==> inputs of xenon <==
==> flow/design.v <==
module alu (
    input  [18:0] a,
    input  [18:0] b,
    input  [4:0]  opcode,
    output reg [37:0] outau
);
always @(*) begin
    case (opcode)
        5'b00000: outau = {19'b0, a + b};         
        5'b00001: outau = {19'b0, a - b};         
        5'b00010: outau = a * b;                  
        5'b00011: outau = (b != 0) ? {19'b0, a / b} : 38'b0;  
        5'b00100: outau = {19'b0, a + 19'd1};     
        5'b00101: outau = {19'b0, a - 19'd1};     
        5'b00110: outau = {19'b0, a & b};         
        5'b00111: outau = {19'b0, a | b};         
        5'b01000: outau = {19'b0, a ^ b};         
        5'b01001: outau = {19'b0, ~a};            
        default : outau = 38'b0;                  
    endcase
end
endmodule
module program_counter (
    input clk,
    input rst,
    input pc_enable,
    input [1:0] pc_sel,            
    input [18:0] target_addr,      
    output reg [18:0] pc
);
always @(posedge clk or posedge rst) begin
    if (rst) begin
        pc <= 19'd0;
    end 
    else if (pc_enable) begin
        case (pc_sel)
            2'b00: pc <= pc + 1;         
            2'b01: pc <= target_addr;        
            2'b10: pc <= target_addr;        
            2'b11: pc <= target_addr;        
        endcase
    end
end
endmodule
module inst_reg (
    input clk,
    input load_IR,
    input [18:0] ins,               
    output reg [4:0] opcode,        
    output reg [3:0] rs1, rs2, rd,  
    output reg [13:0] addr_imm,     
    output reg [5:0] branch_offset  
);
    localparam OPC_ADD   = 5'd0,
               OPC_SUB   = 5'd1,
               OPC_MUL   = 5'd2,
               OPC_DIV   = 5'd3,
               OPC_INC   = 5'd4,
               OPC_DEC   = 5'd5,
               OPC_AND   = 5'd6,
               OPC_OR    = 5'd7,
               OPC_XOR   = 5'd8,
               OPC_NOT   = 5'd9,
               OPC_LD    = 5'd10,
               OPC_ST    = 5'd11,
               OPC_BEQ   = 5'd12,
               OPC_BNE   = 5'd13,
               OPC_JMP   = 5'd14,
               OPC_CALL  = 5'd15;
    always @(posedge clk) begin
        if (load_IR) begin
            opcode <= ins[18:14];
            rs1 <= 4'd0;
            rs2 <= 4'd0;
            rd <= 4'd0;
            addr_imm <= 14'd0;
            branch_offset <= 6'd0;
            case (ins[18:14])
                OPC_ADD, OPC_SUB, OPC_MUL, OPC_DIV,
                OPC_INC, OPC_DEC, OPC_AND, OPC_OR,
                OPC_XOR, OPC_NOT: begin
                    rs1 <= ins[13:10];
                    rs2 <= ins[9:6];
                    rd  <= ins[5:2];
                end
                OPC_LD, OPC_ST: begin
                    rs1 <= ins[13:10];             
                    rs2 <= ins[9:6];               
                    addr_imm <= {8'd0, ins[5:0]};  
                end
                OPC_BEQ, OPC_BNE: begin
                    rs1 <= ins[13:10];            
                    rs2 <= ins[9:6];              
                    branch_offset <= ins[5:0];    
                end
                OPC_JMP, OPC_CALL: begin
                    addr_imm <= ins[13:0];        
                end
                default: begin
                end
            endcase
        end
    end
endmodule
module reg_file (
    input clk,
    input rst,
    input reg_write,                  
    input [4:0] read_reg1,            
    input [4:0] read_reg2,            
    input [4:0] write_reg,            
    input [18:0] write_data,          
    output [18:0] read_data1,         
    output [18:0] read_data2          
);
    reg [18:0] registers [0:31];
    assign read_data1 = registers[read_reg1];
    assign read_data2 = registers[read_reg2];
    integer i;
    always @(posedge clk or posedge rst) begin
        if (rst) begin
            for (i = 0; i < 32; i = i + 1)
                registers[i] <= 19'd0;
        end else if (reg_write) begin
                        registers[write_reg] <= write_data;
        end
    end
endmodule
module control_unit (
    input clk, rst,
    input [4:0] opcode,                     	 
    input regs_equal,				 
    output reg mem_read,			 
    output reg mem_write,			 
    output reg reg_write,			 
    output reg load_IR,				 
    output reg pc_enable,			 
    output reg [4:0] ALU_op,			 
    output reg [1:0] pc_sel,			 
    output halted				 
);
    parameter FETCH = 3'b000, EXECUTE = 3'b001, MEMORY = 3'b010,
              WRITBK = 3'b011, CONTROL = 3'b100, HALT = 3'b101;
    reg [2:0] state, next_state;
    assign halted = (state == HALT);
    always @(posedge clk or posedge rst) begin
        if (rst)
            state <= FETCH;
        else
            state <= next_state;
    end
    always @(*) begin
        case (state)
            FETCH: next_state = EXECUTE;
            EXECUTE: begin
                case (opcode)
                    5'b01010, 5'b01011: next_state = MEMORY;   				 
                    5'b01100, 5'b01101, 5'b01110, 5'b01111: next_state = CONTROL;	 
                    5'b00000, 5'b00001, 5'b00010, 5'b00011, 5'b00100,
                    5'b00101, 5'b00110, 5'b00111, 5'b01000, 5'b01001: next_state = WRITBK;  
                    5'b11111: next_state = HALT;					 
                    default: next_state = FETCH;					 
                endcase
            end
            MEMORY: begin
                if (opcode == 5'b01010)
                    next_state = WRITBK;	  
                else
                    next_state = FETCH;  	 
            end
            WRITBK: next_state = FETCH;
            CONTROL: next_state = FETCH;
            HALT: next_state = HALT;
            default: next_state = FETCH;
        endcase
    end
    always @(*) begin
        mem_read = 0;
        mem_write = 0;
        reg_write = 0;
        load_IR = 0;
        pc_enable = 0;
        ALU_op = 5'b00000;
        pc_sel = 2'b00;
        case (state)
            FETCH: begin
                mem_read = 1;
                load_IR = 1;
                pc_enable = 1;
                pc_sel = 2'b00;
            end
            EXECUTE: begin
                ALU_op = opcode;
            end
            MEMORY: begin
                if (opcode == 5'b01010)
                    mem_read = 1;        
                else
                    mem_write = 1;       
            end
            WRITBK: begin
                ALU_op = opcode;
                if (opcode != 5'b01011)  
                    reg_write = 1;
            end
            CONTROL: begin
                case (opcode)
                    5'b01100: begin pc_enable = regs_equal;  pc_sel = 2'b01; end  
                    5'b01101: begin pc_enable = !regs_equal; pc_sel = 2'b01; end  
                    5'b01110, 5'b01111: begin pc_enable = 1; pc_sel = 2'b10; end  
                    default: ;
                endcase
            end
            default: ;
        endcase
    end
endmodule
module top_module (
    input clk,
    input rst,
    output [18:0] imem_addr,               
    input  [18:0] imem_rdata,              
    output [8:0]  dmem_addr,               
    input  [18:0] dmem_rdata,              
    output [18:0] dmem_wdata,              
    output        dmem_we,                 
    output        halt                     
);
    wire [4:0] opcode;
    wire [3:0] rs1, rs2, rd;
    wire [13:0] addr_imm;
    wire [5:0] branch_offset;
    wire [4:0] alu_opcode;
    wire [1:0] pc_sel;
    wire [18:0] reg_data1, reg_data2;
    wire [37:0] alu_result;
    wire mem_read, mem_write, reg_write, load_IR, pc_enable;
    wire [18:0] pc_value;
    wire [18:0] target_addr;
    reg [18:0] mem_read_data;
    always @(posedge clk) begin
        if (mem_read)
            mem_read_data <= dmem_rdata;
    end
    wire is_load = (opcode == 5'b01010);
    wire [3:0]  wb_reg  = is_load ? rs2 : rd;
    wire [18:0] wb_data = is_load ? mem_read_data : alu_result[18:0];
    wire [18:0] ea      = reg_data1 + {5'd0, addr_imm};
    assign imem_addr  = pc_value;
    assign dmem_addr  = ea[8:0];
    assign dmem_wdata = reg_data2;
    assign dmem_we    = mem_write;
    assign target_addr = (pc_sel == 2'b01) ? (pc_value + {{13{branch_offset[5]}}, branch_offset}) : {5'd0, addr_imm};
    program_counter PC (
        .clk(clk),
        .rst(rst),
        .pc_enable(pc_enable),
        .pc_sel(pc_sel),
        .target_addr(target_addr),
        .pc(pc_value)
    );
    inst_reg IR (
        .clk(clk),
        .load_IR(load_IR),
        .ins(imem_rdata),
        .opcode(opcode),
        .rs1(rs1),
        .rs2(rs2),
        .rd(rd),
        .addr_imm(addr_imm),
        .branch_offset(branch_offset)
    );
    control_unit CU (
        .clk(clk),
        .rst(rst),
        .opcode(opcode),
        .regs_equal(reg_data1 == reg_data2),
        .mem_read(mem_read),
        .mem_write(mem_write),
        .reg_write(reg_write),
        .load_IR(load_IR),
        .pc_enable(pc_enable),
        .ALU_op(alu_opcode),
        .pc_sel(pc_sel),
        .halted(halt)
    );
    reg_file RF (
        .clk(clk),
        .rst(rst),
        .reg_write(reg_write),
        .read_reg1({1'b0, rs1}),
        .read_reg2({1'b0, rs2}),
        .write_reg({1'b0, wb_reg}),
        .write_data(wb_data),
        .read_data1(reg_data1),
        .read_data2(reg_data2)
    );
    alu ALU (
        .a(reg_data1),
        .b(reg_data2),
        .opcode(alu_opcode),
        .outau(alu_result)
    );
endmodule
==> flow/run.sh <==
#!/bin/bash
# the make line also repeats each setting of config.mk as NAME=value (left out here)
make -C /OpenROAD-flow-scripts/flow DESIGN_CONFIG=/design/flow/config.mk WORK_HOME=/design/flow/orfs CLKGATE_MAP_FILE= finish
==> flow/config.mk <==
export PLATFORM = sky130hd
export DESIGN_NAME = top_module
export DESIGN_NICKNAME = top_module
export VERILOG_FILES = /design/flow/design.v
export SDC_FILE = /design/flow/constraint.sdc
export NUM_CORES = 4
export LEC_CHECK = 0
export ABC_AREA = 1
export CAP_MARGIN = 20
export CORE_ASPECT_RATIO = 0.81
export CORE_MARGIN = 2
export CORE_UTILIZATION = 58
export GPL_ROUTABILITY_DRIVEN = 1
export MAX_ROUTING_LAYER = met5
export SETUP_SLACK_MARGIN = -0.77
export SLEW_MARGIN = 20
==> flow/constraint.sdc <==
create_clock -name core_clock -period 38.8 [get_ports {clk}]
set_input_delay 7.7600 -clock core_clock [delete_from_list [all_inputs] [get_ports {clk}]]
set_output_delay 7.7600 -clock core_clock [all_outputs]
set_load 0.01 [all_outputs]
==> sierra: changes against xenon <==
CORE_ASPECT_RATIO = unset   (was 0.81)
CORE_UTILIZATION = 69   (was 58)
CTS_CLUSTER_DIAMETER = 372   (was unset)
CTS_CLUSTER_SIZE = 96   (was unset)
GPL_ROUTABILITY_DRIVEN = unset   (was 1)
MAX_ROUTING_LAYER = unset   (was met5)
PLACE_DENSITY = 0.39   (was unset)
SETUP_SLACK_MARGIN = unset   (was -0.77)
==> flow/constraint.sdc (replaced) <==
create_clock -name core_clock -period 11.8 [get_ports {clk}]
set_input_delay 2.3600 -clock core_clock [delete_from_list [all_inputs] [get_ports {clk}]]
set_output_delay 2.3600 -clock core_clock [all_outputs]
set_load 0.01 [all_outputs]
==> qor summary <==
| item | xenon | sierra |
|---|---|---|
| Run status | finished clean | stopped before the end |
| Last stage reached | - | 5_1_grt |
| Count of instances resized after the clock tree is built | 25 | 128 |
| Cell total after placement | 6808 | 7407 |
| Worst setup slack before clock tree synthesis | -1900 ps | -25830 ps |
| Global placer's final weighted congestion | 1.04 | 1.14 |
| CTS Buf Count | 36 | 8 |
| Initial core utilization | 58.3% | 69.9% |
| Half-perimeter wire length of the detailed placement result | 116 mm | 130 mm |
| Placeable core region | 67700 um^2 | 56500 um^2 |
| Floorplan die area | 70200 um^2 | 59100 um^2 |
| DP Area | 43100 um^2 | 49300 um^2 |
| Number of buffers inserted to repair setup after CTS | 6 | 78 |
| Die span in y | 239 um | 243 um |
